## violet
## ARM_SingleCycle_CPU
module ARM_SingleCycle_CPU
	#(parameter	BusWidth	= 32)
	(input logic		i_CLK, i_RESET,
	input logic[(BusWidth - 1):0]	i_Instr,
	output logic[(BusWidth - 1):0]	o_PC,
	output logic[(BusWidth - 1):0]	o_Data_Address,
	output logic					o_Mem_Write,
	output logic[(BusWidth - 1):0]	o_Write_Data,
	input logic[(BusWidth - 1):0]	i_Read_Data);
Size in the first run: roughly 5400 cells after synthesis, roughly 520 flip-flops, roughly 160 I/O pins, about 36000 um^2 of cells after synthesis.
Settings: LEC_CHECK=0, ABC_AREA=1, CAP_MARGIN=5, CORE_MARGIN=6, CORE_UTILIZATION=21, CTS_CLUSTER_DIAMETER=394, MAX_ROUTING_LAYER=met4, PLACE_DENSITY_LB_ADDON=0.13, SETUP_SLACK_MARGIN=2.57, SLEW_MARGIN=20; clock period 9.7 ns.
run.sh (not shown) runs the stock make flow with config.mk's settings and CLKGATE_MAP_FILE=.
The inputs of tundra differ from those of violet as listed below.
- MAX_ROUTING_LAYER: met4 -> unset
- CORE_MARGIN: 6 -> 2
- PLACE_DENSITY_LB_ADDON: 0.13 -> unset
- SETUP_SLACK_MARGIN: 2.57 -> 0.97
- TNS_END_PERCENT: unset -> 10
- CAP_MARGIN: 5 -> 20
- CORE_UTILIZATION: 21 -> 69
- PLACE_DENSITY: unset -> 0.43
- CTS_CLUSTER_SIZE: unset -> 95
- CTS_CLUSTER_DIAMETER: 394 -> 242
- CORE_ASPECT_RATIO: unset -> 1.19
- the clock period (ns, I/O delays scaled along): 9.7 -> 8.21
--- outcome ---
- tundra: GRT-0232 in global routing -> run aborted
- Between violet and tundra, number of buffers inserted during clock tree synthesis decreased.
- Looking only at y dimension of the die, and setting everything else aside, the lower value of tundra and violet goes to tundra.
- Reported for tundra and violet, AND-OR/OR-AND share of the synthesized area turned out identical to the last digit.
- [compare] base=violet new=tundra: cell area after placement has decreased; deepest level of the CTS H-tree shrank by 2; half-perimeter wire length of the detailed placement result saw a decrease; post-cts sizing count shrank by 292; pre-CTS worst setup slack shows an increase of 0.25 ns.
- Compared with violet, tundra shows die size lower by 70%.
- violet → tundra: total setup buffers inserted after CTS now smaller, final weighted congestion in routability-driven placement now larger.
Edits applied to the flow inputs when going from tundra to raven:
- clearing ABC_AREA, which used to be 1
- swapping 0.97 for 1.91 in SETUP_SLACK_MARGIN
- swapping 69 for 66 in CORE_UTILIZATION
- clearing CORE_ASPECT_RATIO, which used to be 1.19
- clearing CTS_CLUSTER_DIAMETER, which used to be 242
- swapping 10 for 5 in TNS_END_PERCENT
- swapping 95 for 29 in CTS_CLUSTER_SIZE
- clearing PLACE_DENSITY, which used to be 0.43
- putting PLACE_DENSITY_LB_ADDON at 0.0 where nothing was set
- swapping 8.21 for 7.71 in the clock period (ns, I/O delays scaled along)
Findings:
Not one of raven and tundra finished clean. tundra: aborted in global routing (tool error). Going from tundra to raven, the yosys stat chip area was found to have gone down by 10%. The lower post-CTS setup buffer count of raven and tundra is in tundra. [compare] base=tundra new=raven: register area share after synthesis rose 4.1 points; post-synthesis instance area lower; starting utilization of the core area has decreased; count of mapped cells out of synthesis now sits lower. Complex-gate fraction of the synthesized area: raven and tundra compared, higher one is raven. NOTE die height tundra->raven decreased by more than 10%. Comparing raven and tundra, synthesized area divided by synthesized cell count is lower on tundra. Relative to tundra, TritonCTS buffer count increased by 43 in raven.
#### Input delta (indigo over raven)
- putting ABC_AREA at 0 where nothing was set
- putting CORE_ASPECT_RATIO at 1.12 where nothing was set
- clearing TNS_END_PERCENT, which used to be 5
- putting CELL_PAD_IN_SITES_GLOBAL_PLACEMENT at 1 where nothing was set
- putting GPL_ROUTABILITY_DRIVEN at 1 where nothing was set
- clearing SETUP_SLACK_MARGIN, which used to be 1.91
- swapping 20 for 15 in CAP_MARGIN
- putting GPL_TIMING_DRIVEN at 1 where nothing was set
- putting HOLD_SLACK_MARGIN at -0.07 where nothing was set
- swapping 0.0 for 0.2 in PLACE_DENSITY_LB_ADDON
- swapping 29 for 73 in CTS_CLUSTER_SIZE
- swapping 66 for 51 in CORE_UTILIZATION
- swapping 7.71 for 8.15 in the clock period (ns, I/O delays scaled along)
==> comparison <==
Among raven and indigo, the run that stopped before the end is raven, and it is the only one.
Across both runs, post-cts gate resize count was lower for indigo than for raven.
Relative to raven, share of the core filled by cells before placement decreased by 16 points in indigo.
Hold buffer count at cts: raven vs indigo identical
Post-synthesis share of cell area spent on xor and xnor gates: indigo vs raven, no meaningful difference
Die width is higher on indigo
#### Input delta (fjord over indigo)
- CORE_UTILIZATION now 61, was 51
- CORE_ASPECT_RATIO now 1.58, was 1.12
- HOLD_SLACK_MARGIN now 0.29, was -0.07
- PLACE_DENSITY_LB_ADDON now 0.01, was 0.2
- SETUP_SLACK_MARGIN now 1.0, previously not set
- GPL_ROUTABILITY_DRIVEN now 0, was 1
- the clock period (ns, I/O delays scaled along) now 3.42, was 8.15
==> results <==
- fjord never completed; the flow aborted with a tool error in global routing.
- Relative to indigo, placed standard-cell area has gone up in fjord.
- Core area in fjord is about 17% below indigo.
- Re share of cell area taken by muxes after synthesis: no difference whatsoever between fjord and indigo.
- [compare] base=indigo new=fjord: post-cts sizing count rose by 150%, gate count after technology mapping was more or less identical.
- Between indigo and fjord, the post-synth area from yosys stat does not differ in any meaningful way.
- fjord vs indigo: die area down by more than 10%
- On die outline width: fjord sits below indigo.
- Detailed placer's ending HPWL: fjord vs indigo up about 3.5%
- Between indigo and fjord, the difference in deepest level of the CTS H-tree is negligible.
- Diff indigo and fjord: die span in y lower in indigo


run 1:
ARM_SingleCycle_CPU again, from the RTL that the note above started with.
## ARM_SingleCycle_CPU
module ARM_SingleCycle_CPU
	#(parameter	BusWidth	= 32)
	(input logic		i_CLK, i_RESET,
	input logic[(BusWidth - 1):0]	i_Instr,
	output logic[(BusWidth - 1):0]	o_PC,
	output logic[(BusWidth - 1):0]	o_Data_Address,
	output logic					o_Mem_Write,
	output logic[(BusWidth - 1):0]	o_Write_Data,
	input logic[(BusWidth - 1):0]	i_Read_Data);
Settings: LEC_CHECK=0, ABC_AREA=1, CAP_MARGIN=5, CORE_MARGIN=3, CORE_UTILIZATION=21, CTS_CLUSTER_DIAMETER=394, HOLD_SLACK_MARGIN=0.15, MAX_ROUTING_LAYER=met4, PLACE_DENSITY_LB_ADDON=0.13, SETUP_SLACK_MARGIN=2.57, SLEW_MARGIN=20, TNS_END_PERCENT=80; clock period 9.7 ns.
Having completed the whole flow, run 1 delivered a layout that passed the timing, design-rule and antenna checks.
Changes in run 2 relative to run 1:
==> flow/config.mk <==
export PLATFORM = sky130hd
export DESIGN_NAME = ARM_SingleCycle_CPU
export DESIGN_NICKNAME = ARM_SingleCycle_CPU
export VERILOG_FILES = /design/flow/design.v
export SDC_FILE = /design/flow/constraint.sdc
export NUM_CORES = 4
export LEC_CHECK = 0
export CAP_MARGIN = 20
export CORE_MARGIN = 2
export CORE_UTILIZATION = 57
export SLEW_MARGIN = 20
==> flow/constraint.sdc <==
create_clock -name core_clock -period 7.49 [get_ports {i_CLK}]
set_input_delay 1.4980 -clock core_clock [delete_from_list [all_inputs] [get_ports {i_CLK}]]
set_output_delay 1.4980 -clock core_clock [all_outputs]
set_load 0.01 [all_outputs]
## What came out
Layout checks on run 2: not met. Flow itself completed; violations: setup timing.
Run 2 against run 1: net count of the mapped netlist lost 1545; pre-placement core utilization picked up an extra 36 points.
Area enclosed by the die boundary ended up 67% lower on run 2 than on run 1.
--- input diff run 2..run 3 ---
diff --git a/flow/config.mk b/flow/config.mk
--- a/flow/config.mk
+++ b/flow/config.mk
@@ -6,6 +6,13 @@
 export NUM_CORES = 4
 export LEC_CHECK = 0
-export CAP_MARGIN = 20
+export ABC_AREA = 0
+export CAP_MARGIN = 15
+export CELL_PAD_IN_SITES_GLOBAL_PLACEMENT = 1
+export CORE_ASPECT_RATIO = 0.88
 export CORE_MARGIN = 2
-export CORE_UTILIZATION = 57
+export CORE_UTILIZATION = 58
+export CTS_CLUSTER_SIZE = 57
+export GPL_ROUTABILITY_DRIVEN = 1
+export GPL_TIMING_DRIVEN = 1
+export HOLD_SLACK_MARGIN = -0.07
 export SLEW_MARGIN = 20
--- outcome ---
- The runs compared here, run 2 and run 3, all ended either early or with open violations.
- Final checks on run 3, whose flow otherwise completed, came back failing, citing capacitance limit, slew limit, setup timing.
- Utilization, run 3 and run 2: lower on run 2
- met1 wire length went down slightly going from run 2 to run 3.
- Taking run 2 as the reference, in run 3 cell area moved down, via-per-instance ratio moved up, clock-cell share of area moved down.
- From run 2 to run 3 the numbers moved as follows: setup skew after layout stayed essentially flat; global-route usage rose by 0.73 points.
- Overall power after layout ended up 1.2% higher on run 3 than on run 2.
- | cell depth of the worst min-delay path | run 3 vs run 2 | ≈ equal |
- Run 3 -> run 2: number of unique standard cell types used by synthesis delta 0, exact match
#### Input delta (run 4 over run 3)
diff --git a/flow/config.mk b/flow/config.mk
--- a/flow/config.mk
+++ b/flow/config.mk
@@ -6,5 +6,5 @@
 export NUM_CORES = 4
 export LEC_CHECK = 0
-export ABC_AREA = 0
+export ABC_AREA = 1
 export CAP_MARGIN = 15
 export CELL_PAD_IN_SITES_GLOBAL_PLACEMENT = 1
@@ -16,3 +16,4 @@
 export GPL_TIMING_DRIVEN = 1
 export HOLD_SLACK_MARGIN = -0.07
-export SLEW_MARGIN = 20
+export SETUP_SLACK_MARGIN = 1.94
+export SLEW_MARGIN = 5
==> comparison <==
- Run 4 -> stages 100% | layout checks FAIL | setup timing
- Comparing run 4 against run 3, there is no change at all in number of I/O pins.
- From run 3 to run 4 the numbers moved as follows: power of the clock network increased about 6%, routed wire length went up by about 10%, final non-filler cell area +5700 um2.
- Per the comparison of run 4 with run 3, part of the total power dissipated in the clock network went down; via count moved up; sequential group share of total power shows a reduction of 7.3 points.
- Post-synthesis share of cell area spent on and, or, nand and nor gates | run 4 above run 3
- Looking at non-clock buffer count, run 4 sits about 2.4% above run 3.
- Run 3 leaves less setup margin than run 4.
- A critical path's slowest cell of sky130_fd_sc_hd__nand4_1 is what run 3 shows, while sky130_fd_sc_hd__dlygate4sd2_1 belongs to run 4.
Power is estimated from default activity; no workload was simulated.
